==> design.v <==
`timescale 1ns / 1ps
module IIR2nd#(
    parameter DW = 20,FW = 15
)(
    input clk,rst_n,en,
    input signed [DW-1:0] din,
    output logic signed[DW-1:0] dout,
    input [31:0]index
);
    localparam logic signed[DW-1:0] GAIN =41;
    function automatic logic signed[DW-1:0] DEN(input [31:0] i);
        case (i)
        32'd0:  DEN = -65446;
        32'd1:  DEN = -65421;
        32'd2:  DEN = -65381;
        32'd3:  DEN = -65325;
        32'd4:  DEN = -65252;
        32'd5:  DEN = -65163;
        32'd6:  DEN = -65058;
        32'd7:  DEN = -64938;
        32'd8:  DEN = -64801;
        32'd9:  DEN = -64648;
        32'd10: DEN = -64479;
        32'd11: DEN = -64294;
        32'd12: DEN = -64094;
        32'd13: DEN = -63877;
        32'd14: DEN = -63645;
        32'd15: DEN = -63397;
        32'd16: DEN = -63134;
        32'd17: DEN = -62855;
        32'd18: DEN = -62560;
        32'd19: DEN = -62250;
        default: DEN = 0;
        endcase
    endfunction
    localparam logic signed [DW-1:0] NUM0 = 32768, NUM1 = 0, NUM2 = -32768;
    wire signed [DW-1:0] n0;
    wire signed [DW-1:0] n1;
    wire signed [DW-1:0] n2;
    wire signed [DW-1:0] d1;
    wire signed [DW-1:0] d2;
    wire signed [DW-1:0] g ;
    assign    n0      = (NUM0);
    assign    n1     = (NUM1);
    assign    n2     = (NUM2);
    assign    d1     = (DEN(index));
    assign    d2     = (32686);
    assign    g      = (GAIN);
    logic signed [DW-1:0]   z1,z0;
    wire signed [DW-1:0] pn0;
    wire signed [DW-1:0] pn1;
    wire signed [DW-1:0] pn2;
    wire signed [DW-1:0] o ;
    wire signed [DW-1:0] pd1;
    wire signed [DW-1:0] pd2;
    assign        pn0    = 
    (((DW-FW)+(DW-FW)+(FW)+(FW))'(din)*((DW-FW)+(DW-FW)+(FW)+(FW))'(n0))>>>((FW)+(FW)-(FW));
    assign        pn1    = 
    (((DW-FW)+(DW-FW)+(FW)+(FW))'(din)*((DW-FW)+(DW-FW)+(FW)+(FW))'(n1))>>>((FW)+(FW)-(FW));
    assign        pn2    = 
    (((DW-FW)+(DW-FW)+(FW)+(FW))'(din)*((DW-FW)+(DW-FW)+(FW)+(FW))'(n2))>>>((FW)+(FW)-(FW));
    assign        o     =z0 + pn0;
    assign        pd1    = 
    (((DW-FW)+(DW-FW)+(FW)+(FW))'(o)*((DW-FW)+(DW-FW)+(FW)+(FW))'(d1))>>>((FW)+(FW)-(FW));
    assign        pd2    = 
    (((DW-FW)+(DW-FW)+(FW)+(FW))'(o)*((DW-FW)+(DW-FW)+(FW)+(FW))'(d2))>>>((FW)+(FW)-(FW));
    always_ff @( posedge clk ) begin 
        if(!rst_n) begin
            z0<=0; z1<=0;dout<=0;
        end else begin
            z0<=pn1 + z1 - pd1;
            z1<=pn2 - pd2;
            dout<=
    (((DW-FW)+(DW-FW)+(FW)+(FW))'(o)*((DW-FW)+(DW-FW)+(FW)+(FW))'(g))>>>((FW)+(FW)-(FW));
        end
    end
endmodule
module IIR#(
    parameter DW = 16,EW = 4
)(
    input clk,rst_n,en,
    input signed [DW-1:0] din,
    output logic signed [DW-1:0] dout,
    input [31:0]index,
    output logic signed [DW+EW-1:0] dout_W
    );
    localparam W = DW + EW;
    logic signed [W-1:0] din_W;
    assign din_W = din;
    assign dout = dout_W;
    IIR2nd #(W,DW-1)IIR2nd_inst(
    clk,rst_n,en, din_W, dout_W,index
        );
endmodule
`timescale 1ns / 1ps
module IIR_v#(
    parameter DW = 16,FW = 15
)(
    input clk,rst_n,en,
    input signed [DW-1:0] din,
    output wire signed [DW-1:0] dout,
    input [31:0]index,
    output wire signed [DW+FW-1:0] dout_W
    );
    IIR#(
        DW,FW
    )IIR_inst(
        clk,rst_n,en,din,dout,index,dout_W
    );
endmodule
==> run.sh <==
#!/bin/bash
# the make line also repeats each setting of config.mk as NAME=value (left out here)
make -C /OpenROAD-flow-scripts/flow DESIGN_CONFIG=/design/flow/config.mk WORK_HOME=/design/flow/orfs CLKGATE_MAP_FILE= finish
==> config.mk <==
export PLATFORM = sky130hd
export DESIGN_NAME = IIR_v
export DESIGN_NICKNAME = IIR_v
export VERILOG_FILES = /design/flow/design.v
export SDC_FILE = /design/flow/constraint.sdc
export NUM_CORES = 4
export LEC_CHECK = 0
export CAP_MARGIN = 20
export CELL_PAD_IN_SITES_GLOBAL_PLACEMENT = 2
export CORE_MARGIN = 2
export CORE_UTILIZATION = 40
export MAX_ROUTING_LAYER = met4
export SLEW_MARGIN = 20
==> constraint.sdc <==
create_clock -name core_clock -period 13.5 [get_ports {clk}]
set_input_delay 2.7000 -clock core_clock [delete_from_list [all_inputs] [get_ports {clk}]]
set_output_delay 2.7000 -clock core_clock [all_outputs]
set_load 0.01 [all_outputs]
==> impl_metrics.ini, run 1 <==
; synthesis and place-and-route metrics
[yosys]
ys_area_um2 = 39500
ys_warn_count = 1
syn_nets = 5792
syn_area_um2 = 39500
synthAoiAreaFrac_pct = 7.72
syn-mean-instance-area_um2 = 9.13
synthTopLogicFamily = adder cells
synth_top_area_share_pct = 43.8
enable_flop_cells = 0
yosys.area_share.adder_pct = 61.2
synthTopCellsByArea = fa_1 (44%), ha_1 (17%), inv_1 (11%)
flop_cell = dfxtp_1
mux_share_pct = 0.336
ys_types = 83
top_cells_by_count = inv_1 (1177), fa_1 (864), ha_1 (551)
yosys.stat.seqShare_pct = 4.31
ys.flops = 85
xor_share_pct = 3.67
top_cell = inv_1
top_area_cell = fa_1
simple_gate_area_share_pct = 10.4
synthesis.instances = 4326
yosysCellCount = 4326
ys_async_sr_fraction_pct = 0

[worst_setup_path]
cp.required_ps = 13780
startpoint = din[8]
critPathCapture = IIR_inst.IIR2nd_inst.z0[30]$_SDFF_PN0_
worstReg2RegEnd = IIR_inst.IIR2nd_inst.z0[30]$_SDFF_PN0_
crit_arrival_ps = 13380
critPathBufInv = 14
r2r-start = IIR_inst.IIR2nd_inst.z0[0]$_SDFF_PN0_
reg2reg_slack_ps = 2550
crit_path_max_fanout = 4
crit_cells = 50
slowest_stage = fa_1
cp_top_family = adder cells
crit_type = input pin to flop
cp-end-kind = flop
ff2ff_path_depth = 49
cpPeakStageDelay_ps = 550
startpoint_type = input pin

[detailed_routing]
drt_iter0_drc = 1360
remaining_drc_errors = 0
viasPerCell = 4.69
first_pass_iters = 5
via_count = 30529
drtAntennaViolNets = 0
wire_per_inst_um = 18.8
wl_um = 122000

[floorplan]
fp_util_pct = 40.3
io_pins = 98
die_w_um = 318
rows = 115
design.core.area_um2 = 98100
die_h_um = 318
dieArea_um2 = 101000

[sta]
hold_viol = 0
finalClockPeriodUsage_pct = 97.0
fin_crit_ps = 13090
layout_setup_ws_ps = 406
relSlewSlack_pct = 51.3
rsz0062_at_grt = true
fmax_mhz = 76.4
worstMarginPinSlew_ps = 727
slew_violations = 0
skew_ps = 14.3
setup_viol = 0

[worst_hold_path]
min_from = IIR_inst.IIR2nd_inst.z1[0]$_SDFF_PN0_
holdCritPathClass = flop to flop
whs_endpoint = IIR_inst.IIR2nd_inst.z0[0]$_SDFF_PN0_
holdPathStages = 3

[cts]
cts_tree = done
clock_sinks = 85
clk_pin_slew_ps = 80
clock_path_buffers = 2
clock_latency_ps = 400
h-tree-depth = 3
root_buffer = clkbuf_16
cts_buffers = 9

[grt]
grt_pass1_wl_um = 192000
grt_antenna_before_repair = 3
gr-total-overflow = 0
met1_usage_pct = 36.0
grt_use_met2_pct = 41.5
grt_max_degree = 39
grt.total_usage_pct = 25.8
grt_pass1_vias = 32078
busiest_layer = met2
use_met3_pct = 2.88

[placed_design]
pre_cts_ws_ps = -1200
hpwl_um = 111000
postPlaceCellArea_um2 = 48300
gp_congestion = 0.903
io_buffers = 96

[finish]
area_growth_syn_to_layout_pct = 26.6
n_fill_cell = 9553
final-seq-area_um2 = 1700
comb_area_um2 = 34100
design_area_um2 = 50000
layout.nets = 6681
utilization_pct = 51.0

[run]
drv_cap = 0
tool_warnings = 39

[status]
outcome = finished clean
==> through the flow <==
step	hold WS, ps	TNS, ps	cells
floorplan	516	0	4326
global placement	533	-12440	6460
detailed placement	538	-15000	6460
CTS	549	0	6493
global route	566	-68.1	6508
finish	544	0	6509
==> metal layers <==
layer	wire (um)	part of all wire, %
met2	57900	47
met1	58400	48
met4	1940	1.6
met3	4080	3.3
met5	0	0
==> area by class of cell <==
| cell class | count | share of cell area [%] |
|---|---|---|
| antenna | 2 | 0.0100 |
| multi-input combinational | 2964 | 68.2 |
| tap | 1287 | 3.22 |
| inverter | 1185 | 8.91 |
| sequential | 85 | 3.40 |
| timing repair buffer | 970 | 15.7 |
| clock inverter | 7 | 0.153 |
| clock buffer | 9 | 0.450 |
==> what timing repair did <==
| action | 4_1_cts | 5_1_grt |
|---|---|---|
| pin swaps | 78 | 111 |
| hold buffers | 0 | 0 |
| endpoints found under the setup margin | 18 | 17 |
| resized | 123 | 157 |
| gates cloned | 0 | 0 |
| setup buffers | 18 | 18 |
| endpoints found under the hold margin | 0 | 0 |
==> run 2: changes to the inputs <==
Settings changed: ABC_AREA from default to 1, CAP_MARGIN 20 to 25, CELL_PAD_IN_SITES_GLOBAL_PLACEMENT 2 to default, CORE_ASPECT_RATIO from default to 0.91, CORE_UTILIZATION 40 to 72, CTS_CLUSTER_DIAMETER from default to 223, CTS_CLUSTER_SIZE from default to 48, GPL_ROUTABILITY_DRIVEN from default to 1, GPL_TIMING_DRIVEN from default to 1, PLACE_DENSITY_LB_ADDON from default to 0.15, SETUP_SLACK_MARGIN from default to 1.37.
Clock period 13.5 ns to 13.8 ns, I/O delays scaled along.
==> run 2 against run 1 <==
Via count is 21% higher. Sequential share of layout area is 0.18 points higher. Design area is 4.9% lower. First-iteration DRC count went up to 3.2 times the previous value. Critical path type unchanged. Critical endpoint unchanged. Largest cell class unchanged.
==> impl_metrics.ini, run 2 <==
; synthesis and place-and-route metrics
[yosys]
enable_flop_cells = 0
yosys.stat.seqShare_pct = 4.05
synthesis.instances = 5161
synthAoiAreaFrac_pct = 8.32
ys_async_sr_fraction_pct = 0
syn_nets = 6627
simple_gate_area_share_pct = 14.0
synthTopLogicFamily = adder cells
synthTopCellsByArea = fa_1 (41%), ha_1 (16%), inv_1 (12%)
ys_types = 61
syn_area_um2 = 42000
yosys.area_share.adder_pct = 57.6
top_area_cell = fa_1
yosysCellCount = 5161
ys_area_um2 = 42000
ys_warn_count = 1
top_cells_by_count = inv_1 (1393), fa_1 (864), nand2_1 (659)
synth_top_area_share_pct = 41.2
syn-mean-instance-area_um2 = 8.13
mux_share_pct = 0
flop_cell = dfxtp_1
top_cell = inv_1
ys.flops = 85
xor_share_pct = 2.35

[worst_setup_path]
startpoint_type = input pin
reg2reg_slack_ps = 3640
startpoint = din[13]
crit_arrival_ps = 12690
crit_top_cell = fa_1
cpPeakStageDelay_ps = 580
cp_top_family = adder cells
crit_path_max_fanout = 5
ff2ff_path_depth = 51
cp-end-kind = flop
slowest_stage = fa_1
r2r-start = IIR_inst.IIR2nd_inst.z0[0]$_SDFF_PN0_
crit_type = input pin to flop
worstReg2RegEnd = IIR_inst.IIR2nd_inst.z0[30]$_SDFF_PN0_
critPathCapture = IIR_inst.IIR2nd_inst.z0[30]$_SDFF_PN0_
critPathBufInv = 13
crit_cells = 50
cp.required_ps = 14090

[placed_design]
hpwl_um = 112000
gp_congestion = 1.05
io_buffers = 96
dp.cells = 6110

[grt]
grt_antenna_before_repair = 2
grt_pass1_vias = 36232
grt_max_degree = 65
grt.total_usage_pct = 45.8
gr-total-overflow = 0
grt_pass1_wl_um = 201000

[sta]
slew_violations = 0
skew_ps = 13.0
worstMarginPinSlew_ps = 1120
whs_ps = 564
setup_viol = 0
fin_crit_ps = 12400
hold_viol = 0
relSlewSlack_pct = 24.8
rsz0062_at_grt = false
fmax_mhz = 80.6
fin_tns_setup_ps = 0
finalClockPeriodUsage_pct = 89.9

[detailed_routing]
drt_iter0_drc = 4369
first_pass_iters = 7
remaining_drc_errors = 0
via_count = 36942
drtAntennaViolNets = 0
wl_um = 135000
wire_per_inst_um = 21.8
viasPerCell = 5.95

[cts]
cts_buffers = 9
h-tree-depth = 3
clock_sinks = 85
clock_path_buffers = 2
root_buffer = clkbuf_16
clock_latency_ps = 390
cts_tree = done
clk_pin_slew_ps = 80
hold_buffers = 0

[floorplan]
rows = 84
io_pins = 98
die_w_um = 257
fp_util_pct = 72.7
design.core.area_um2 = 57700
dieArea_um2 = 60200
die_h_um = 234

[finish]
area_growth_syn_to_layout_pct = 13.3
n_fill_cell = 3642
layout.nets = 6897
stdcell_count = 6213

[run]
tool_warnings = 37
drv_cap = 0

[worst_hold_path]
holdCritPathClass = flop to flop
whs_endpoint = IIR_inst.IIR2nd_inst.z0[0]$_SDFF_PN0_
min_from = IIR_inst.IIR2nd_inst.z1[0]$_SDFF_PN0_
holdPathStages = 3

[status]
outcome = finished clean
run 2: metal layers:
layer  GRT usage, %  vias to the layer above  routed length (um)
met5              -                        -                   0
met4           19.8                        0                8460
met3           12.9                      615               18600
met2           64.8                     2607               57500
met1           61.9                    17586               50900
li1               -                    16134                   -
run 2: per-stage QoR:
step	util (%)	area, um^2	setup slack (ps)
6_report	82.4	47600	1400
5_1_grt	82.4	47600	1150
4_1_cts	79.1	45600	1370
3_5_place_dp	77.4	44600	140
3_3_place_gp	77.4	44600	273
2_1_floorplan	-	42000	1700
run 2: layout make-up:
class,instances,area (um^2),area share (%)
antenna,3,7.51,0.0158
clock buffer,9,225,0.474
clock inverter,7,56.3,0.118
inverter,1417,5400,11.4
multi-input combinational,3587,36300,76.3
sequential,85,1700,3.58
tap,774,968,2.04
timing repair buffer,331,2900,6.09
run 2: repair_timing:
action,CTS,global route
pin swaps,12,107
resized,143,348
endpoints found under the setup margin,35,37
buffers inserted,15,67
gates cloned,0,1
endpoints found under the hold margin,0,0
==> run 3: changes to the inputs <==
Settings changed: ABC_AREA 1 to default, CAP_MARGIN 25 to 20, CORE_ASPECT_RATIO 0.91 to 0.84, CTS_CLUSTER_DIAMETER 223 to 147, CTS_CLUSTER_SIZE 48 to 99, GPL_ROUTABILITY_DRIVEN 1 to default, GPL_TIMING_DRIVEN 1 to default, MAX_ROUTING_LAYER met4 to default, PLACE_DENSITY_LB_ADDON 0.15 to default, SETUP_SLACK_MARGIN 1.37 to 2.39, TNS_END_PERCENT from default to 5.
Clock period 13.8 ns to 8.38 ns, I/O delays scaled along.
==> run 3 against run 2 <==
The flow now stops in global routing (5_1_grt). Synthesized area fell by 5.8%. Synthesized cell count is 16% lower. Die area decreased by 5.7%.
==> impl_metrics.ini, run 3 <==
; generated from flow reports
[yosys]
synthAoiAreaFrac_pct = 7.72
syn_area_um2 = 39500
ys.flops = 85
synth_top_area_share_pct = 43.8
ys_area_um2 = 39500
ys_async_sr_fraction_pct = 0
top_cells_by_count = inv_1 (1177), fa_1 (864), ha_1 (551)
syn_nets = 5792
ys_warn_count = 1
yosys.area_share.adder_pct = 61.2
yosys.stat.seqShare_pct = 4.31
ys_types = 83
flop_cell = dfxtp_1
xor_share_pct = 3.67
yosysCellCount = 4326
simple_gate_area_share_pct = 10.4
enable_flop_cells = 0
synthTopLogicFamily = adder cells
top_area_cell = fa_1
synthTopCellsByArea = fa_1 (44%), ha_1 (17%), inv_1 (11%)
top_cell = inv_1
synthesis.instances = 4326
syn-mean-instance-area_um2 = 9.13
mux_share_pct = 0.336

[cts]
h-tree-depth = 3
cts_buffers = 9
clock_sinks = 85
root_buffer = clkbuf_16
clock_path_buffers = 2

[placed_design]
hpwl_um = 111000
gp_congestion = 1.00
io_buffers = 96
pre_cts_ws_ps = -4950

[grt]
grt.total_usage_pct = 88.9
gr-total-overflow = 909

[floorplan]
die_w_um = 260
fp_util_pct = 73.1
dieArea_um2 = 56800
io_pins = 98
design.core.area_um2 = 54100
rows = 78
die_h_um = 219

[status]
stop_error = [ERROR GRT-0232] Routing congestion too high. Check the congestion heatmap in the GUI.
outcome = did not finish
stop_stage = global routing (5_1_grt)
[run 3: metrics by stage]
step           instances  TNS, ps  util, %  instance area (um^2)
2_1_floorplan       4326  -125430        -                 40000
3_3_place_gp        5953  -203830     89.6                 48400
3_5_place_dp        5953  -225970     89.6                 48400
4_1_cts             6017  -152460     93.1                 50300
[run 3: per-layer routing]
metal	GRT usage [%]	GRT overflow
met5	56.3	8
met4	93.7	319
met3	78.9	36
met2	102	511
met1	84.7	35
[run 3: what timing repair did]
action / in CTS
pin swaps: 180
resized: 285
endpoints found under the setup margin: 85
setup buffers: 48
hold buffers: 0
hold endpoints to repair: 0
==> run 4: changes to the inputs <==
Settings changed: CORE_ASPECT_RATIO 0.84 to default, CORE_UTILIZATION 72 to 68, CTS_CLUSTER_DIAMETER 147 to default, CTS_CLUSTER_SIZE 99 to default, SETUP_SLACK_MARGIN 2.39 to 2.6, TNS_END_PERCENT 5 to default.
Clock period 8.38 ns to 8.96 ns, I/O delays scaled along.
==> run 4 against run 3 <==
The flow again stops in global routing (5_1_grt). Synthesized area stayed put. Synthesized cell count stayed put. Die area is 5.8% higher.
==> impl_metrics.ini, run 4 <==
; generated from flow reports
[status]
outcome = did not finish
stop_stage = global routing (5_1_grt)
stop_error = [ERROR GRT-0232] Routing congestion too high. Check the congestion heatmap in the GUI.

[yosys]
yosysCellCount = 4326
syn-mean-instance-area_um2 = 9.13
syn_area_um2 = 39500
mux_share_pct = 0.336
synthTopCellsByArea = fa_1 (44%), ha_1 (17%), inv_1 (11%)
synthesis.instances = 4326
top_area_cell = fa_1
ys_area_um2 = 39500
flop_cell = dfxtp_1
synthAoiAreaFrac_pct = 7.72
xor_share_pct = 3.67
ys_async_sr_fraction_pct = 0
yosys.stat.seqShare_pct = 4.31
ys_types = 83
enable_flop_cells = 0
ys_warn_count = 1
simple_gate_area_share_pct = 10.4
top_cells_by_count = inv_1 (1177), fa_1 (864), ha_1 (551)
synth_top_area_share_pct = 43.8
top_cell = inv_1
ys.flops = 85
synthTopLogicFamily = adder cells
syn_nets = 5792
yosys.area_share.adder_pct = 61.2

[placed_design]
hpwl_um = 106000
postPlaceCellArea_um2 = 49000
io_buffers = 96
gp_congestion = 0.978

[floorplan]
rows = 88
fp_util_pct = 68.6
die_w_um = 245
dieArea_um2 = 60000
die_h_um = 245
io_pins = 98
design.core.area_um2 = 57600

[cts]
clock_path_buffers = 2
hold_buffers = 0
clock_sinks = 85
root_buffer = clkbuf_16
h-tree-depth = 3
cts_buffers = 9

[grt]
gr-total-overflow = 468
grt.total_usage_pct = 85.1
## run 4: routing by layer
layer	GRT overflow	global-route usage [%]
met2	249	97.3
met5	3	60.5
met3	32	76.1
met1	26	83.9
met4	158	82.0
## run 4: per-stage QoR
stage / setup WS, ps / instances / setup TNS (ps) / hold slack, ps
2_1_floorplan: -2840 / 4326 / -80080 / 516
3_3_place_gp: -3680 / 5959 / -157620 / 534
3_5_place_dp: -4000 / 5959 / -173660 / 552
4_1_cts: -2910 / 6075 / -112690 / 599
## run 4: timing repair
item                                    in CTS
setup buffers                              100
pin swaps                                  306
resized                                    448
endpoints found under the setup margin      85
==> run 5: changes to the inputs <==
Settings changed: ABC_AREA from default to 1, CAP_MARGIN 20 to 25, CORE_ASPECT_RATIO from default to 0.91, CORE_UTILIZATION 68 to 72, CTS_CLUSTER_DIAMETER from default to 223, CTS_CLUSTER_SIZE from default to 48, GPL_ROUTABILITY_DRIVEN from default to 1, GPL_TIMING_DRIVEN from default to 1, MAX_ROUTING_LAYER from default to met4, PLACE_DENSITY from default to 0.35, SETUP_SLACK_MARGIN 2.6 to 2.74.
Clock period 8.96 ns to 9.55 ns, I/O delays scaled along.
==> run 5 against run 4 <==
The flow again stops in global routing (5_1_grt). Synthesized area increased by 6.2%. Synthesized cell count increased by 19%. Die area increased by 0.31%.
==> impl_metrics.ini, run 5 <==
; generated from flow reports
[yosys]
yosysCellCount = 5161
synth_top_area_share_pct = 41.2
ys_warn_count = 1
flop_cell = dfxtp_1
synthAoiAreaFrac_pct = 8.32
ys_types = 61
simple_gate_area_share_pct = 14.0
top_cell = inv_1
syn_nets = 6627
yosys.stat.seqShare_pct = 4.05
synthesis.instances = 5161
top_area_cell = fa_1
ys.flops = 85
synthTopCellsByArea = fa_1 (41%), ha_1 (16%), inv_1 (12%)
enable_flop_cells = 0
mux_share_pct = 0
ys_async_sr_fraction_pct = 0
yosys.area_share.adder_pct = 57.6
syn-mean-instance-area_um2 = 8.13
syn_area_um2 = 42000
top_cells_by_count = inv_1 (1393), fa_1 (864), nand2_1 (659)
ys_area_um2 = 42000
synthTopLogicFamily = adder cells
xor_share_pct = 2.35

[status]
stop_stage = global routing (5_1_grt)
outcome = did not finish
stop_error = [ERROR GRT-0116] Global routing finished with congestion. Check the congestion regions in the DRC Viewer.

[grt]
gr-total-overflow = 581
grt.total_usage_pct = 83.4

[placed_design]
hpwl_um = 136000
gp_congestion = 1.06
pre_cts_ws_ps = -3030
io_buffers = 96

[cts]
root_buffer = clkbuf_16
clock_path_buffers = 2
clock_sinks = 85
h-tree-depth = 3
cts_buffers = 9

[floorplan]
dieArea_um2 = 60200
fp_util_pct = 72.7
die_w_um = 257
die_h_um = 234
design.core.area_um2 = 57700
rows = 84
io_pins = 98
==> run 5: routing by layer <==
metal | overflow | global-route usage (%)
met5 | - | -
met4 | 266 | 94.0
met3 | 7 | 62.9
met2 | 301 | 100
met1 | 7 | 78.5
==> run 5: through the flow <==
stage | instances | instance area, um^2
2_1_floorplan | 5161 | 42800
3_3_place_gp | 6899 | 51800
3_5_place_dp | 6899 | 51800
4_1_cts | 6996 | 54900
==> run 5: repair_timing <==
action,in CTS
setup endpoints to repair,79
hold buffers,0
pin swaps,177
gates resized,522
gates cloned,1
buffers inserted,80
==> run 6: changes to the inputs <==
Settings changed: ABC_AREA 1 to default, CAP_MARGIN 25 to 20, CORE_ASPECT_RATIO 0.91 to 0.52, CORE_UTILIZATION 72 to 66, CTS_CLUSTER_DIAMETER 223 to default, CTS_CLUSTER_SIZE 48 to default, GPL_ROUTABILITY_DRIVEN 1 to default, GPL_TIMING_DRIVEN 1 to default, MAX_ROUTING_LAYER met4 to default, PLACE_DENSITY 0.35 to default, PLACE_DENSITY_LB_ADDON from default to 0.0, SETUP_SLACK_MARGIN 2.74 to 0.69, TNS_END_PERCENT from default to 5.
Clock period 9.55 ns to 7.43 ns, I/O delays scaled along.
==> run 6 against run 5 <==
Now fails the layout checks on setup timing. Die area up 2.8%. Synthesized cell count shrank 16%. Synthesized area is 5.8% lower.
==> impl_metrics.ini, run 6 <==
; synthesis and place-and-route metrics
[status]
outcome = failed layout checks
so_faults = setup timing

[placed_design]
pre_cts_ws_ps = -5520
hpwl_um = 111000
gp_congestion = 1.05
dp.cells = 6078
io_buffers = 96

[worst_setup_path]
cp-end-kind = flop
crit_cells = 48
reg2reg_slack_ps = -3690
startpoint_type = input pin
ff2ff_path_depth = 49
r2r-start = IIR_inst.IIR2nd_inst.z0[0]$_SDFF_PN0_
crit_arrival_ps = 12330
critPathCapture = IIR_inst.IIR2nd_inst.z0[30]$_SDFF_PN0_
cpPeakStageDelay_ps = 530
crit_top_cell = fa_1
startpoint = din[14]
worstReg2RegEnd = IIR_inst.IIR2nd_inst.z0[30]$_SDFF_PN0_
cp_top_family = adder cells
crit_path_max_fanout = 6
critPathBufInv = 10
crit_type = input pin to flop
cp.required_ps = 7710
slowest_stage = fa_1

[detailed_routing]
via_count = 34762
viasPerCell = 5.66
remaining_drc_errors = 0
drtAntennaViolNets = 0
wire_per_inst_um = 21.7
wl_um = 133000
drt_iter0_drc = 3710
first_pass_iters = 5

[sta]
layout_setup_ws_ps = -4620
setup_viol = 68
fin_tns_setup_ps = -209900
fmax_mhz = 83.0
skew_ps = 14.5
slew_violations = 0
rsz0062_at_grt = true
finalClockPeriodUsage_pct = 162
hold_viol = 0
relSlewSlack_pct = 46.9
fin_crit_ps = 12050
worstMarginPinSlew_ps = 797

[cts]
hold_buffers = 0
clock_latency_ps = 390
h-tree-depth = 3
cts_buffers = 9
clock_sinks = 85
root_buffer = clkbuf_16
cts_tree = done
clock_path_buffers = 2
clk_pin_slew_ps = 80

[floorplan]
die_h_um = 180
fp_util_pct = 67.0
io_pins = 98
design.core.area_um2 = 58900
die_w_um = 343
rows = 64
dieArea_um2 = 61900

[finish]
utilization_pct = 86.8
n_fill_cell = 3202
layout.nets = 6808
stdcell_count = 6142
area_growth_syn_to_layout_pct = 29.5

[yosys]
top_cells_by_count = inv_1 (1177), fa_1 (864), ha_1 (551)
yosys.area_share.adder_pct = 61.2
simple_gate_area_share_pct = 10.4
ys_types = 83
top_area_cell = fa_1
mux_share_pct = 0.336
flop_cell = dfxtp_1
synthesis.instances = 4326
syn_nets = 5792
ys_area_um2 = 39500
ys.flops = 85
syn-mean-instance-area_um2 = 9.13
top_cell = inv_1
ys_async_sr_fraction_pct = 0
synth_top_area_share_pct = 43.8
yosys.stat.seqShare_pct = 4.31
synthTopLogicFamily = adder cells
xor_share_pct = 3.67
synthTopCellsByArea = fa_1 (44%), ha_1 (17%), inv_1 (11%)
yosysCellCount = 4326
enable_flop_cells = 0
syn_area_um2 = 39500
ys_warn_count = 1
synthAoiAreaFrac_pct = 7.72

[worst_hold_path]
holdCritPathClass = flop to flop
min_from = IIR_inst.IIR2nd_inst.z1[0]$_SDFF_PN0_
holdPathStages = 3
whs_endpoint = IIR_inst.IIR2nd_inst.z0[0]$_SDFF_PN0_

[grt]
grt.total_usage_pct = 43.4
gr-total-overflow = 0
grt_pass1_vias = 36079
grt_max_degree = 50
grt_antenna_before_repair = 2
grt_pass1_wl_um = 204000

[run]
tool_warnings = 39
drv_cap = 0
[run 6: final cells by class]
class	instances	area (um^2)	share of cell area, %
Timing Repair Buffer	1097	8730	17.1
Antenna cell	3	7.51	0.0147
Tap cell	792	991	1.94
Inverter	1185	4470	8.74
Sequential cell	85	1700	3.33
Clock inverter	7	106	0.208
Clock buffer	9	225	0.440
Multi-Input combinational cell	2964	34900	68.3
[run 6: per-layer routing]
layer / up-vias / GRT usage (%) / part of all wire (%)
li1: 15237 / - / -
met1: 17019 / 64.3 / 41
met2: 2168 / 61.1 / 41
met3: 338 / 15.7 / 14
met4: 0 / 9.55 / 3.0
met5: - / 0 / 0
[run 6: repair_timing]
| item | CTS | global route |
|---|---|---|
| resized | 269 | 108 |
| setup endpoints to repair | 85 | 82 |
| buffers inserted | 31 | 14 |
| pin swaps | 139 | 94 |
[run 6: stage by stage]
step / hold WS [ps] / cell area [um^2]
3_5_place_dp: 572 / 48900
4_1_cts: 591 / 50500
2_1_floorplan: 516 / 40000
5_1_grt: 600 / 51100
3_3_place_gp: 561 / 48900
6_report: 588 / 51100
==> run 7: changes to the inputs <==
Settings changed: CORE_ASPECT_RATIO 0.52 to default, CORE_UTILIZATION 66 to 72, CTS_CLUSTER_DIAMETER from default to 380, PLACE_DENSITY_LB_ADDON 0.0 to 0.01, SETUP_SLACK_MARGIN 0.69 to 1.42, TNS_END_PERCENT 5 to default.
Clock period 7.43 ns to 4.84 ns, I/O delays scaled along.
==> run 7 against run 6 <==
The run now fails in global routing (5_1_grt). Synthesized cell count unchanged. Synthesized area unchanged. Die area decreased by 8.4%.
==> impl_metrics.ini, run 7 <==
; generated from flow reports
[floorplan]
io_pins = 98
rows = 85
fp_util_pct = 73.1
die_h_um = 238
die_w_um = 238
design.core.area_um2 = 54000
dieArea_um2 = 56800

[cts]
clock_path_buffers = 2
cts_buffers = 9
h-tree-depth = 3
root_buffer = clkbuf_16
clock_sinks = 85

[yosys]
enable_flop_cells = 0
simple_gate_area_share_pct = 10.4
yosys.stat.seqShare_pct = 4.31
synthAoiAreaFrac_pct = 7.72
synth_top_area_share_pct = 43.8
mux_share_pct = 0.336
top_cell = inv_1
xor_share_pct = 3.67
ys_warn_count = 1
synthTopLogicFamily = adder cells
syn-mean-instance-area_um2 = 9.13
ys.flops = 85
yosys.area_share.adder_pct = 61.2
syn_area_um2 = 39500
top_cells_by_count = inv_1 (1177), fa_1 (864), ha_1 (551)
top_area_cell = fa_1
yosysCellCount = 4326
ys_types = 83
syn_nets = 5792
synthesis.instances = 4326
synthTopCellsByArea = fa_1 (44%), ha_1 (17%), inv_1 (11%)
flop_cell = dfxtp_1
ys_async_sr_fraction_pct = 0
ys_area_um2 = 39500

[placed_design]
io_buffers = 96
postPlaceCellArea_um2 = 49700
dp.cells = 5987
gp_congestion = 1.03
hpwl_um = 126000

[status]
stop_stage = global routing (5_1_grt)
stop_error = [ERROR GRT-0116] Global routing finished with congestion. Check the congestion regions in the DRC Viewer.
outcome = did not finish

[grt]
gr-total-overflow = 1826
grt.total_usage_pct = 93.3
run 7: through the flow:
step / hold WS, ps / setup slack, ps / TNS (ps)
floorplan: 516 / -6130 / -303200
detailed placement: 567 / -7680 / -447170
CTS: 582 / -6660 / -366820
global placement: 544 / -6950 / -413230
run 7: repair_timing:
item | in CTS
hold buffers | 0
buffers inserted | 65
setup endpoints to repair | 85
pin swaps | 166
gates resized | 309
run 7: routing by layer:
layer  global-route usage [%]  overflow
met3                     82.1        48
met4                      100       506
met2                      109      1211
met5                     62.1         3
met1                     87.0        58
==> run 8: changes to the inputs <==
Settings changed: CAP_MARGIN 20 to 40, CTS_CLUSTER_DIAMETER 380 to 86, PLACE_DENSITY from default to 0.43, PLACE_DENSITY_LB_ADDON 0.01 to default, SETUP_SLACK_MARGIN 1.42 to -0.39.
==> run 8 against run 7 <==
The run again fails in global routing (5_1_grt). Die area unchanged. Synthesized cell count unchanged. Synthesized area unchanged.
==> impl_metrics.ini, run 8 <==
; generated from flow reports
[status]
outcome = did not finish
stop_stage = global routing (5_1_grt)
stop_error = [ERROR GRT-0116] Global routing finished with congestion. Check the congestion regions in the DRC Viewer.

[placed_design]
gp_congestion = 1.01
dp.cells = 5957
hpwl_um = 119000
io_buffers = 96

[yosys]
simple_gate_area_share_pct = 10.4
ys_types = 83
yosys.area_share.adder_pct = 61.2
synthesis.instances = 4326
ys_area_um2 = 39500
mux_share_pct = 0.336
synthTopCellsByArea = fa_1 (44%), ha_1 (17%), inv_1 (11%)
synthTopLogicFamily = adder cells
syn-mean-instance-area_um2 = 9.13
synthAoiAreaFrac_pct = 7.72
top_cell = inv_1
synth_top_area_share_pct = 43.8
flop_cell = dfxtp_1
syn_nets = 5792
syn_area_um2 = 39500
top_area_cell = fa_1
yosys.stat.seqShare_pct = 4.31
xor_share_pct = 3.67
ys_warn_count = 1
ys.flops = 85
ys_async_sr_fraction_pct = 0
enable_flop_cells = 0
yosysCellCount = 4326
top_cells_by_count = inv_1 (1177), fa_1 (864), ha_1 (551)

[grt]
gr-total-overflow = 1448
grt.total_usage_pct = 89.6

[floorplan]
fp_util_pct = 73.1
dieArea_um2 = 56800
die_w_um = 238
io_pins = 98
design.core.area_um2 = 54000
rows = 85
die_h_um = 238

[cts]
clock_sinks = 85
cts_buffers = 9
clock_path_buffers = 2
h-tree-depth = 3
root_buffer = clkbuf_16
hold_buffers = 0
-- run 8: timing repair --
| action | CTS |
|---|---|
| gates resized | 357 |
| endpoints found under the setup margin | 85 |
| pin swaps | 216 |
| setup buffers | 88 |
-- run 8: stage by stage --
| stage | setup slack, ps | instance area [um^2] | utilization, % | TNS [ps] |
|---|---|---|---|---|
| global placement | -6930 | 49400 | 91.5 | -409610 |
| CTS | -6310 | 51900 | 96.1 | -357310 |
| floorplan | -6130 | 40900 | - | -303200 |
| detailed placement | -7390 | 49400 | 91.5 | -435220 |
-- run 8: metal layers --
metal | overflow | track usage, %
met1 | 24 | 84.3
met2 | 960 | 106
met3 | 32 | 76.7
met4 | 428 | 97.4
met5 | 4 | 48.8
==> run 9: changes to the inputs <==
Settings changed: CAP_MARGIN 40 to 20, CELL_PAD_IN_SITES_GLOBAL_PLACEMENT from default to 2, CORE_MARGIN 2 to 7, CORE_UTILIZATION 72 to 40, CTS_CLUSTER_DIAMETER 86 to default, GPL_ROUTABILITY_DRIVEN from default to 0, MAX_ROUTING_LAYER from default to met4, PLACE_DENSITY 0.43 to default, SETUP_SLACK_MARGIN -0.39 to default.
Clock period 4.84 ns to 15.1 ns, I/O delays scaled along.
==> run 9 against run 8 <==
Now clean on timing, DRC and antenna. Synthesized area unchanged. Synthesized cell count unchanged. Die area up 90%.
==> impl_metrics.ini, run 9 <==
; synthesis and place-and-route metrics
[status]
outcome = finished clean

[yosys]
mux_share_pct = 0.336
yosys.stat.seqShare_pct = 4.31
flop_cell = dfxtp_1
ys.flops = 85
ys_types = 83
ys_warn_count = 1
ys_async_sr_fraction_pct = 0
xor_share_pct = 3.67
syn_nets = 5792
yosys.area_share.adder_pct = 61.2
synthTopCellsByArea = fa_1 (44%), ha_1 (17%), inv_1 (11%)
syn-mean-instance-area_um2 = 9.13
top_area_cell = fa_1
yosysCellCount = 4326
top_cell = inv_1
synth_top_area_share_pct = 43.8
synthAoiAreaFrac_pct = 7.72
enable_flop_cells = 0
ys_area_um2 = 39500
top_cells_by_count = inv_1 (1177), fa_1 (864), ha_1 (551)
simple_gate_area_share_pct = 10.4
syn_area_um2 = 39500
synthesis.instances = 4326
synthTopLogicFamily = adder cells

[sta]
fmax_mhz = 69.0
slew_violations = 0
skew_ps = 11.6
setup_viol = 0
fin_crit_ps = 14490
relSlewSlack_pct = 41.4
worstMarginPinSlew_ps = 879
finalClockPeriodUsage_pct = 96.0
whs_ps = 547
hold_viol = 0

[grt]
gr-total-overflow = 0
grt_pass1_wl_um = 185000
grt_antenna_before_repair = 0
grt.total_usage_pct = 23.4
grt_pass1_vias = 29767
grt_max_degree = 62

[worst_setup_path]
reg2reg_slack_ps = 3460
critPathBufInv = 6
cpPeakStageDelay_ps = 560
cp.required_ps = 15420
crit_arrival_ps = 14810
worstReg2RegEnd = IIR_inst.IIR2nd_inst.z1[30]$_SDFF_PN0_
startpoint = din[1]
cp_top_family = AND-OR/OR-AND gates
slowest_stage = fa_1
cp-end-kind = flop
r2r-start = IIR_inst.IIR2nd_inst.z0[0]$_SDFF_PN0_
critPathCapture = IIR_inst.IIR2nd_inst.z1[30]$_SDFF_PN0_
ff2ff_path_depth = 42
crit_path_max_fanout = 10
startpoint_type = input pin
crit_type = input pin to flop
crit_cells = 43

[cts]
clock_sinks = 85
cts_tree = done
clock_path_buffers = 2
root_buffer = clkbuf_16
cts_buffers = 9
clk_pin_slew_ps = 80
clock_latency_ps = 380
hold_buffers = 0
h-tree-depth = 3

[finish]
layout.nets = 6092
design_area_um2 = 44300
stdcell_count = 5920
area_growth_syn_to_layout_pct = 12.2

[placed_design]
hpwl_um = 108000
postPlaceCellArea_um2 = 43900
io_buffers = 96
dp.cells = 5901

[worst_hold_path]
holdCritPathClass = flop to flop
holdPathStages = 3
whs_endpoint = IIR_inst.IIR2nd_inst.z0[0]$_SDFF_PN0_
min_from = IIR_inst.IIR2nd_inst.z1[0]$_SDFF_PN0_

[floorplan]
fp_util_pct = 40.3
die_w_um = 328
io_pins = 98
rows = 115
die_h_um = 328
dieArea_um2 = 108000
design.core.area_um2 = 98100

[detailed_routing]
wl_um = 120000
wire_per_inst_um = 20.3
via_count = 28509
drt_iter0_drc = 1448
remaining_drc_errors = 0
drtAntennaViolNets = 0
viasPerCell = 4.82
first_pass_iters = 6

[run]
tool_warnings = 38
drv_cap = 0
[run 9: layout make-up]
| type | instances | area [um^2] |
|---|---|---|
| Tap cell | 1287 | 1610 |
| Clock buffer | 9 | 225 |
| Fill cell | 10072 | 53800 |
| Clock inverter | 7 | 68.8 |
| Timing Repair Buffer | 381 | 3130 |
| Inverter | 1185 | 4450 |
| Sequential cell | 85 | 1700 |
| Antenna cell | 2 | 5.00 |
| Multi-Input combinational cell | 2964 | 33100 |
[run 9: timing repair]
action                                 in CTS  in global routing
endpoints found under the hold margin       0                  0
setup endpoints to repair                   0                 14
resized                                     0                 20
buffers inserted                            0                  1
[run 9: per-layer routing]
| layer | vias up | routed length [um] | track usage (%) |
|---|---|---|---|
| li1 | 13807 | - | - |
| met1 | 14304 | 58700 | 33.5 |
| met2 | 353 | 56800 | 37.7 |
| met3 | 45 | 3310 | 2.24 |
| met4 | 0 | 1400 | 2.40 |
| met5 | - | 0 | - |
[run 9: metrics by stage]
step	util [%]	worst slack, ps	setup TNS [ps]
after floorplan	-	1010	0
after global placement	44.7	-247	-780
after detailed placement	44.8	-251	-876
after CTS	45.1	101	0
after global routing	45.2	-15.8	-15.8
final	45.2	610	0
==> run 10: changes to the inputs <==
Settings changed: ABC_AREA from default to 0, CELL_PAD_IN_SITES_GLOBAL_PLACEMENT 2 to default, CORE_ASPECT_RATIO from default to 1.89, CORE_MARGIN 7 to 10, CORE_UTILIZATION 40 to 59, CTS_CLUSTER_DIAMETER from default to 162, MAX_ROUTING_LAYER met4 to met5, MIN_ROUTING_LAYER from default to met1, PLACE_DENSITY_LB_ADDON from default to 0.07, SETUP_SLACK_MARGIN from default to -0.1, TNS_END_PERCENT from default to 80.
Clock period 15.1 ns to 13.7 ns, I/O delays scaled along.
==> run 10 against run 9 <==
First-iteration DRC count grew 12%. Flip-flop count is the same. Sequential share of layout area shrank 0.23 points. Hold slack lost 8.2 ps. Still clean. Highest routed layer is now met5. Non-clock buffer count grew 369. Register-to-register slack lost 860 ps.
==> impl_metrics.ini, run 10 <==
; synthesis and place-and-route metrics
[yosys]
top_area_cell = fa_1
top_cells_by_count = inv_1 (1177), fa_1 (864), ha_1 (551)
synthAoiAreaFrac_pct = 7.72
ys_types = 83
syn-mean-instance-area_um2 = 9.13
mux_share_pct = 0.336
ys_warn_count = 1
ys_async_sr_fraction_pct = 0
synth_top_area_share_pct = 43.8
synthTopCellsByArea = fa_1 (44%), ha_1 (17%), inv_1 (11%)
yosysCellCount = 4326
synthTopLogicFamily = adder cells
ys.flops = 85
top_cell = inv_1
syn_nets = 5792
yosys.stat.seqShare_pct = 4.31
syn_area_um2 = 39500
ys_area_um2 = 39500
flop_cell = dfxtp_1
simple_gate_area_share_pct = 10.4
enable_flop_cells = 0
xor_share_pct = 3.67
synthesis.instances = 4326
yosys.area_share.adder_pct = 61.2

[worst_setup_path]
crit_arrival_ps = 13770
cpPeakStageDelay_ps = 650
slowest_stage = fa_1
crit_top_cell = fa_1
ff2ff_path_depth = 49
cp.required_ps = 13970
startpoint_type = input pin
critPathBufInv = 8
crit_type = input pin to flop
r2r-start = IIR_inst.IIR2nd_inst.z0[1]$_SDFF_PN0_
worstReg2RegEnd = IIR_inst.IIR2nd_inst.z0[30]$_SDFF_PN0_
cp_top_family = adder cells
cp-end-kind = flop
critPathCapture = IIR_inst.IIR2nd_inst.z0[30]$_SDFF_PN0_
crit_path_max_fanout = 5
reg2reg_slack_ps = 2600
crit_cells = 48
startpoint = din[5]

[worst_hold_path]
holdPathStages = 3
holdCritPathClass = flop to flop
min_from = IIR_inst.IIR2nd_inst.z1[0]$_SDFF_PN0_
whs_endpoint = IIR_inst.IIR2nd_inst.z0[0]$_SDFF_PN0_

[floorplan]
die_w_um = 208
design.core.area_um2 = 66400
dieArea_um2 = 78200
rows = 130
fp_util_pct = 59.5
die_h_um = 376
io_pins = 98

[status]
outcome = finished clean

[sta]
fin_crit_ps = 13500
relSlewSlack_pct = 40.1
skew_ps = 7.78
slew_violations = 0
whs_ps = 539
worstMarginPinSlew_ps = 891
fmax_mhz = 74.1
finalClockPeriodUsage_pct = 98.5
hold_viol = 0
setup_viol = 0

[detailed_routing]
wl_um = 117000
remaining_drc_errors = 0
first_pass_iters = 7
diodes = 0
viasPerCell = 5.43
via_count = 31836
drt_iter0_drc = 1617
drtAntennaViolNets = 0
wire_per_inst_um = 20.1

[finish]
utilization_pct = 71.0
stdcell_count = 5858
area_growth_syn_to_layout_pct = 19.2
layout.nets = 6461

[run]
tool_warnings = 37
drv_cap = 0

[placed_design]
io_buffers = 96
dp.cells = 5824
hpwl_um = 105000

[grt]
grt_pass1_wl_um = 186000
grt.total_usage_pct = 30.7
grt_pass1_vias = 34833
grt_max_degree = 61
gr-total-overflow = 0
grt_antenna_before_repair = 1

[cts]
h-tree-depth = 3
clock_sinks = 85
clk_pin_slew_ps = 70
cts_tree = done
clock_path_buffers = 2
root_buffer = clkbuf_16
clock_latency_ps = 380
hold_buffers = 0
cts_buffers = 9
[run 10: cell type report]
type                       instances  area, um^2
clock buffer                       9         225
clock inverter                     7        73.8
fill                            5322       19300
inverter                        1185        4460
multi-input combinational       2964       33500
sequential                        85        1700
tap                              858        1070
timing repair buffer             750        6070
[run 10: routing by layer]
layer	track usage (%)	part of all wire [%]
met2	55.8	53
met1	30.7	32
met4	26.3	11
met3	3.11	4.2
met5	0	0.014
[run 10: timing repair]
| item | in CTS | in global routing |
|---|---|---|
| setup buffers | 2 | 16 |
| resized | 8 | 129 |
| endpoints found under the setup margin | 3 | 22 |
| pin swaps | 2 | 64 |
[run 10: stage by stage]
| step | setup TNS, ps | area, um^2 | worst slack [ps] |
|---|---|---|---|
| final | 0 | 47100 | 200 |
| after global routing | -822 | 47100 | -252 |
| after CTS | -258 | 46400 | -175 |
| after detailed placement | -5390 | 46100 | -859 |
| after global placement | -2900 | 46100 | -534 |
| after floorplan | 0 | 39500 | 180 |
==> run 11: changes to the inputs <==
Settings changed: ABC_AREA 0 to 1, CORE_ASPECT_RATIO 1.89 to default, CORE_MARGIN 10 to 2, CORE_UTILIZATION 59 to 68, CTS_CLUSTER_DIAMETER 162 to default, CTS_CLUSTER_SIZE from default to 51, GPL_ROUTABILITY_DRIVEN 0 to default, MAX_ROUTING_LAYER met5 to default, MIN_ROUTING_LAYER met1 to default, PLACE_DENSITY_LB_ADDON 0.07 to default, SETUP_SLACK_MARGIN -0.1 to default, TNS_END_PERCENT 80 to default.
Clock period 13.7 ns to 10.6 ns, I/O delays scaled along.
==> run 11 against run 10 <==
The run now fails in global routing (5_1_grt). Synthesized cell count up 19%. Die area fell by 19%. Synthesized area rose by 6.2%.
==> impl_metrics.ini, run 11 <==
; generated from flow reports
[status]
outcome = did not finish
stop_stage = global routing (5_1_grt)
stop_error = [ERROR GRT-0232] Routing congestion too high. Check the congestion heatmap in the GUI.

[yosys]
simple_gate_area_share_pct = 14.0
ys_types = 61
ys_warn_count = 1
mux_share_pct = 0
flop_cell = dfxtp_1
xor_share_pct = 2.35
synthAoiAreaFrac_pct = 8.32
top_cells_by_count = inv_1 (1393), fa_1 (864), nand2_1 (659)
syn_area_um2 = 42000
enable_flop_cells = 0
top_area_cell = fa_1
synthTopCellsByArea = fa_1 (41%), ha_1 (16%), inv_1 (12%)
ys_async_sr_fraction_pct = 0
syn-mean-instance-area_um2 = 8.13
syn_nets = 6627
synth_top_area_share_pct = 41.2
synthTopLogicFamily = adder cells
top_cell = inv_1
synthesis.instances = 5161
yosysCellCount = 5161
yosys.stat.seqShare_pct = 4.05
ys_area_um2 = 42000
ys.flops = 85
yosys.area_share.adder_pct = 57.6

[placed_design]
io_buffers = 96
pre_cts_ws_ps = -1660
hpwl_um = 126000
gp_congestion = 1.04

[cts]
root_buffer = clkbuf_16
clock_sinks = 85
hold_buffers = 0
clock_path_buffers = 2
cts_buffers = 9
h-tree-depth = 3

[grt]
grt.total_usage_pct = 83.8
gr-total-overflow = 713

[floorplan]
rows = 91
design.core.area_um2 = 61400
die_h_um = 252
fp_util_pct = 68.4
die_w_um = 252
io_pins = 98
dieArea_um2 = 63700
-- run 11: through the flow --
stage          utilization [%]  instance area [um^2]  instances  TNS, ps
2_1_floorplan                -                 42600       5161     -654
3_3_place_gp              84.4                 51800       6950   -51040
3_5_place_dp              84.4                 51800       6950   -57110
4_1_cts                   89.5                 54900       7046    -3250
-- run 11: routing by layer --
layer,track usage [%],overflow
met4,86.3,202
met2,98.8,473
met5,41.9,2
met1,82.2,18
met3,70.7,18
-- run 11: what timing repair did --
action | CTS
setup endpoints to repair | 50
buffers inserted | 80
cloned | 2
resized | 568
pin swaps | 222
==> run 12: changes to the inputs <==
Settings changed: ABC_AREA 1 to 0, CAP_MARGIN 20 to 0, CORE_UTILIZATION 68 to 64, CTS_CLUSTER_DIAMETER from default to 346, CTS_CLUSTER_SIZE 51 to 100, HOLD_SLACK_MARGIN from default to -0.03, TNS_END_PERCENT from default to 15.
Clock period 10.6 ns to 13.5 ns, I/O delays scaled along.
==> run 12 against run 11 <==
The run now finishes clean. Synthesized area is 5.8% lower. Synthesized cell count is 16% lower. Die area hardly changed.
==> impl_metrics.ini, run 12 <==
; synthesis and place-and-route metrics
[detailed_routing]
diodes = 0
remaining_drc_errors = 0
wl_met3_um = 7370
wl_met2_um = 50800
drt_iter0_drc = 2009
via_count = 31291
first_pass_iters = 6
highest_layer = met4
wire_per_inst_um = 18.6
m1WireLength_um = 45700
drtAntennaViolNets = 0
wl_um = 109000
viasPerCell = 5.37

[grt]
gr-total-overflow = 0
grt_antenna_before_repair = 0
grt_pass1_vias = 32197
grt.total_usage_pct = 35.6
grt_pass1_wl_um = 173000
grt_max_degree = 71

[sta]
relSlewSlack_pct = 39.7
worstMarginPinSlew_ps = 905
slew_violations = 0
finalClockPeriodUsage_pct = 97.3
fin_crit_ps = 13140
hold_viol = 0
skew_ps = 11.9
fmax_mhz = 76.1
layout_setup_ws_ps = 359
setup_viol = 0

[floorplan]
fp_util_pct = 64.4
io_pins = 98
dieArea_um2 = 63700
die_h_um = 252
design.core.area_um2 = 61400
rows = 91
die_w_um = 252

[yosys]
xor_share_pct = 3.67
yosys.area_share.adder_pct = 61.2
flop_cell = dfxtp_1
yosys.stat.seqShare_pct = 4.31
ys_warn_count = 1
synthTopLogicFamily = adder cells
top_cells_by_count = inv_1 (1177), fa_1 (864), ha_1 (551)
ys_async_sr_fraction_pct = 0
synthTopCellsByArea = fa_1 (44%), ha_1 (17%), inv_1 (11%)
simple_gate_area_share_pct = 10.4
top_cell = inv_1
synth_top_area_share_pct = 43.8
enable_flop_cells = 0
mux_share_pct = 0.336
synthesis.instances = 4326
top_area_cell = fa_1
ys_area_um2 = 39500
syn_area_um2 = 39500
syn-mean-instance-area_um2 = 9.13
syn_nets = 5792
yosysCellCount = 4326
ys.flops = 85
synthAoiAreaFrac_pct = 7.72
ys_types = 83

[finish]
comb_area_um2 = 33700
layout.nets = 6502
final-seq-area_um2 = 1700
n_fill_cell = 4496
utilization_pct = 77.5
area_growth_syn_to_layout_pct = 20.3
stdcell_count = 5831

[worst_setup_path]
cp.required_ps = 13770
crit_type = input pin to flop
critPathCapture = IIR_inst.IIR2nd_inst.z0[30]$_SDFF_PN0_
cp_top_family = adder cells
cpPeakStageDelay_ps = 550
crit_path_max_fanout = 5
startpoint = din[10]
critPathBufInv = 11
crit_cells = 48
crit_arrival_ps = 13410
ff2ff_path_depth = 47
cp-end-kind = flop
reg2reg_slack_ps = 2510
worstReg2RegEnd = IIR_inst.IIR2nd_inst.z0[30]$_SDFF_PN0_
crit_top_cell = fa_1
slowest_stage = fa_2
r2r-start = IIR_inst.IIR2nd_inst.z0[0]$_SDFF_PN0_
startpoint_type = input pin

[cts]
root_buffer = clkbuf_16
h-tree-depth = 3
clock_path_buffers = 2
cts_tree = done
clock_latency_ps = 380
hold_buffers = 0
clk_pin_slew_ps = 80
clock_sinks = 85
cts_buffers = 9

[placed_design]
io_buffers = 96
pre_cts_ws_ps = -877
dp.cells = 5798
gp_congestion = 0.963
hpwl_um = 95900

[worst_hold_path]
holdCritPathClass = flop to flop
holdPathStages = 3
min_from = IIR_inst.IIR2nd_inst.z1[0]$_SDFF_PN0_
whs_endpoint = IIR_inst.IIR2nd_inst.z0[0]$_SDFF_PN0_

[run]
tool_warnings = 38
drv_cap = 0

[status]
outcome = finished clean
## run 12: layer usage
layer	vias to the layer above	GRT usage, %
li1	14639	-
met1	15498	49.0
met2	960	57.1
met3	194	5.79
met4	0	13.3
met5	-	0
## run 12: layout make-up
cell class	count	area share, %
inverters	1185	9.38
repair buffers	791	13.5
well taps	790	2.08
flip-flops and latches	85	3.58
clock inverters	7	0.166
clock buffers	9	0.474
multi-input cells	2964	70.8
## run 12: what timing repair did
item | in CTS | in global routing
setup buffers | 5 | 12
setup endpoints to repair | 12 | 22
gates resized | 52 | 135
pin swaps | 29 | 93
## run 12: stage by stage
step	instance area (um^2)	hold slack, ps	TNS [ps]
floorplan	39500	516	0
global placement	46400	535	-7010
detailed placement	46400	541	-9030
CTS	46900	553	0
global route	47500	587	-85.8
finish	47500	550	0
==> run 13: changes to the inputs <==
Settings changed: ABC_AREA 0 to default, CORE_UTILIZATION 64 to 72, CTS_CLUSTER_DIAMETER 346 to default, CTS_CLUSTER_SIZE 100 to default, HOLD_SLACK_MARGIN -0.03 to default, PLACE_DENSITY_LB_ADDON from default to 0.0, TNS_END_PERCENT 15 to 5.
Clock period 13.5 ns to 11.6 ns, I/O delays scaled along.
==> run 13 against run 12 <==
The run now fails in global routing (5_1_grt). Synthesized cell count unchanged. Synthesized area stayed put. Die area shrank 11%.
==> impl_metrics.ini, run 13 <==
; generated from flow reports
[placed_design]
dp.cells = 5901
hpwl_um = 109000
gp_congestion = 1.02
io_buffers = 96
postPlaceCellArea_um2 = 48100

[floorplan]
fp_util_pct = 73.1
design.core.area_um2 = 54000
dieArea_um2 = 56800
die_w_um = 238
rows = 85
io_pins = 98
die_h_um = 238

[grt]
grt.total_usage_pct = 76.4
gr-total-overflow = 105

[cts]
cts_buffers = 9
root_buffer = clkbuf_16
clock_path_buffers = 2
h-tree-depth = 3
hold_buffers = 0
clock_sinks = 85

[yosys]
mux_share_pct = 0.336
yosys.stat.seqShare_pct = 4.31
ys_async_sr_fraction_pct = 0
synthTopLogicFamily = adder cells
yosys.area_share.adder_pct = 61.2
syn_nets = 5792
synth_top_area_share_pct = 43.8
ys_area_um2 = 39500
top_cell = inv_1
syn-mean-instance-area_um2 = 9.13
ys_types = 83
simple_gate_area_share_pct = 10.4
synthesis.instances = 4326
xor_share_pct = 3.67
ys.flops = 85
syn_area_um2 = 39500
top_cells_by_count = inv_1 (1177), fa_1 (864), ha_1 (551)
yosysCellCount = 4326
top_area_cell = fa_1
ys_warn_count = 1
flop_cell = dfxtp_1
enable_flop_cells = 0
synthTopCellsByArea = fa_1 (44%), ha_1 (17%), inv_1 (11%)
synthAoiAreaFrac_pct = 7.72

[status]
stop_error = [ERROR GRT-0232] Routing congestion too high. Check the congestion heatmap in the GUI.
outcome = did not finish
stop_stage = global routing (5_1_grt)
[run 13: metrics by stage]
step           setup TNS (ps)  worst slack (ps)
2_1_floorplan           -3760              -730
3_3_place_gp           -49670             -1780
3_5_place_dp           -67000             -2250
4_1_cts                -15940             -1110
[run 13: layer usage]
| layer | GRT overflow | GRT usage [%] |
|---|---|---|
| met1 | 1 | 74.4 |
| met2 | 55 | 93.8 |
| met3 | 3 | 62.1 |
| met4 | 46 | 78.3 |
| met5 | 0 | 27.4 |
[run 13: repair_timing]
action,in CTS
setup buffers,45
pin swaps,116
resized,245
setup endpoints to repair,44
==> run 14: changes to the inputs <==
Settings changed: ABC_AREA from default to 0, CELL_PAD_IN_SITES_DETAIL_PLACEMENT from default to 2, CELL_PAD_IN_SITES_GLOBAL_PLACEMENT from default to 0, CORE_ASPECT_RATIO from default to 1.17, CORE_MARGIN 2 to 4, CORE_UTILIZATION 72 to 40, GPL_ROUTABILITY_DRIVEN from default to 1, GPL_TIMING_DRIVEN from default to 0, MAX_ROUTING_LAYER from default to met4, MIN_ROUTING_LAYER from default to met2, PLACE_DENSITY_LB_ADDON 0.0 to 0.05, SETUP_SLACK_MARGIN from default to 0.5, TNS_END_PERCENT 5 to 40.
Clock period 11.6 ns to 15.1 ns, I/O delays scaled along.
==> run 14 against run 13 <==
Now clean on timing, DRC and antenna. Synthesized cell count unchanged. Die area increased by 83%. Synthesized area unchanged.
==> impl_metrics.ini, run 14 <==
; synthesis and place-and-route metrics
[sta]
setup_viol = 0
hold_viol = 0
slew_violations = 0
finalClockPeriodUsage_pct = 97.9
fin_tns_setup_ps = 0
worstMarginPinSlew_ps = 994
relSlewSlack_pct = 33.7
fin_crit_ps = 14780
fmax_mhz = 67.7
skew_ps = 21.9

[placed_design]
postPlaceCellArea_um2 = 42700
hpwl_um = 123000
gp_congestion = 1.00
io_buffers = 95

[worst_setup_path]
ff2ff_path_depth = 52
cp.required_ps = 15380
reg2reg_slack_ps = 2760
worstReg2RegEnd = IIR_inst.IIR2nd_inst.z0[30]$_SDFF_PN0_
crit_path_max_fanout = 12
crit_arrival_ps = 15060
critPathBufInv = 15
crit_top_cell = inv_1
startpoint = din[7]
crit_type = input pin to flop
cp_top_family = adder cells
critPathCapture = IIR_inst.IIR2nd_inst.z0[30]$_SDFF_PN0_
cp-end-kind = flop
r2r-start = IIR_inst.IIR2nd_inst.z0[1]$_SDFF_PN0_
startpoint_type = input pin
cpPeakStageDelay_ps = 560
slowest_stage = fa_1
crit_cells = 54

[yosys]
yosys.stat.seqShare_pct = 4.31
yosysCellCount = 4326
ys_area_um2 = 39500
synthTopLogicFamily = adder cells
top_area_cell = fa_1
ys_warn_count = 1
syn_nets = 5792
top_cells_by_count = inv_1 (1177), fa_1 (864), ha_1 (551)
yosys.area_share.adder_pct = 61.2
simple_gate_area_share_pct = 10.4
synthesis.instances = 4326
xor_share_pct = 3.67
synthTopCellsByArea = fa_1 (44%), ha_1 (17%), inv_1 (11%)
syn_area_um2 = 39500
flop_cell = dfxtp_1
synth_top_area_share_pct = 43.8
ys_async_sr_fraction_pct = 0
enable_flop_cells = 0
ys.flops = 85
mux_share_pct = 0.336
ys_types = 83
syn-mean-instance-area_um2 = 9.13
synthAoiAreaFrac_pct = 7.72
top_cell = inv_1

[detailed_routing]
via_count = 43209
first_pass_iters = 9
wl_um = 156000
drt_iter0_drc = 7433
viasPerCell = 7.29
drtAntennaViolNets = 0
wire_per_inst_um = 26.3
remaining_drc_errors = 0

[floorplan]
dieArea_um2 = 104000
die_w_um = 299
io_pins = 98
fp_util_pct = 40.4
die_h_um = 348
design.core.area_um2 = 97900
rows = 124

[finish]
design_area_um2 = 45600
layout.nets = 6049
final-seq-area_um2 = 1700
n_fill_cell = 10478
comb_area_um2 = 34400
area_growth_syn_to_layout_pct = 15.5

[grt]
grt_max_degree = 19
grt_pass1_wl_um = 225000
grt_antenna_before_repair = 3
grt_pass1_vias = 52508
gr-total-overflow = 0
grt.total_usage_pct = 45.1

[run]
tool_warnings = 39
drv_cap = 0

[cts]
hold_buffers = 0
clock_path_buffers = 2
root_buffer = clkbuf_16
cts_tree = done
cts_buffers = 9
clk_pin_slew_ps = 90
clock_sinks = 85
clock_latency_ps = 400
h-tree-depth = 3

[worst_hold_path]
holdCritPathClass = flop to flop
min_from = IIR_inst.IIR2nd_inst.z1[0]$_SDFF_PN0_
holdPathStages = 3
whs_endpoint = IIR_inst.IIR2nd_inst.z0[0]$_SDFF_PN0_

[status]
outcome = finished clean
## run 14: timing repair
action	in CTS	in global routing
gates resized	169	244
cloned	0	0
pin swaps	25	53
buffers inserted	60	63
setup endpoints to repair	40	36
## run 14: routing by layer
| metal | up-vias | GRT usage [%] | part of all wire (%) |
|---|---|---|---|
| met5 | - | - | 0 |
| met4 | 0 | 7.28 | 11 |
| met3 | 1512 | 57.3 | 38 |
| met2 | 12579 | 54.0 | 51 |
| met1 | 15474 | - | 0 |
| li1 | 13644 | - | - |
## run 14: cell type report
class	count	area share [%]
Timing Repair Buffer	246	5.29
Clock buffer	9	0.494
Tap cell	1323	3.63
Sequential cell	85	3.73
Multi-Input combinational cell	2964	75.4
Antenna cell	18	0.0987
Inverter	1185	9.89
Clock inverter	7	0.175
Buffer	92	1.29
## run 14: metrics by stage
stage	utilization [%]	instances	worst slack, ps	hold WS [ps]
finish	46.6	5929	321	564
global route	46.6	5922	-66.4	629
CTS	45.1	5848	471	571
detailed placement	43.6	5772	-2450	550
global placement	43.0	5744	-2990	559
floorplan	-	4326	1010	516
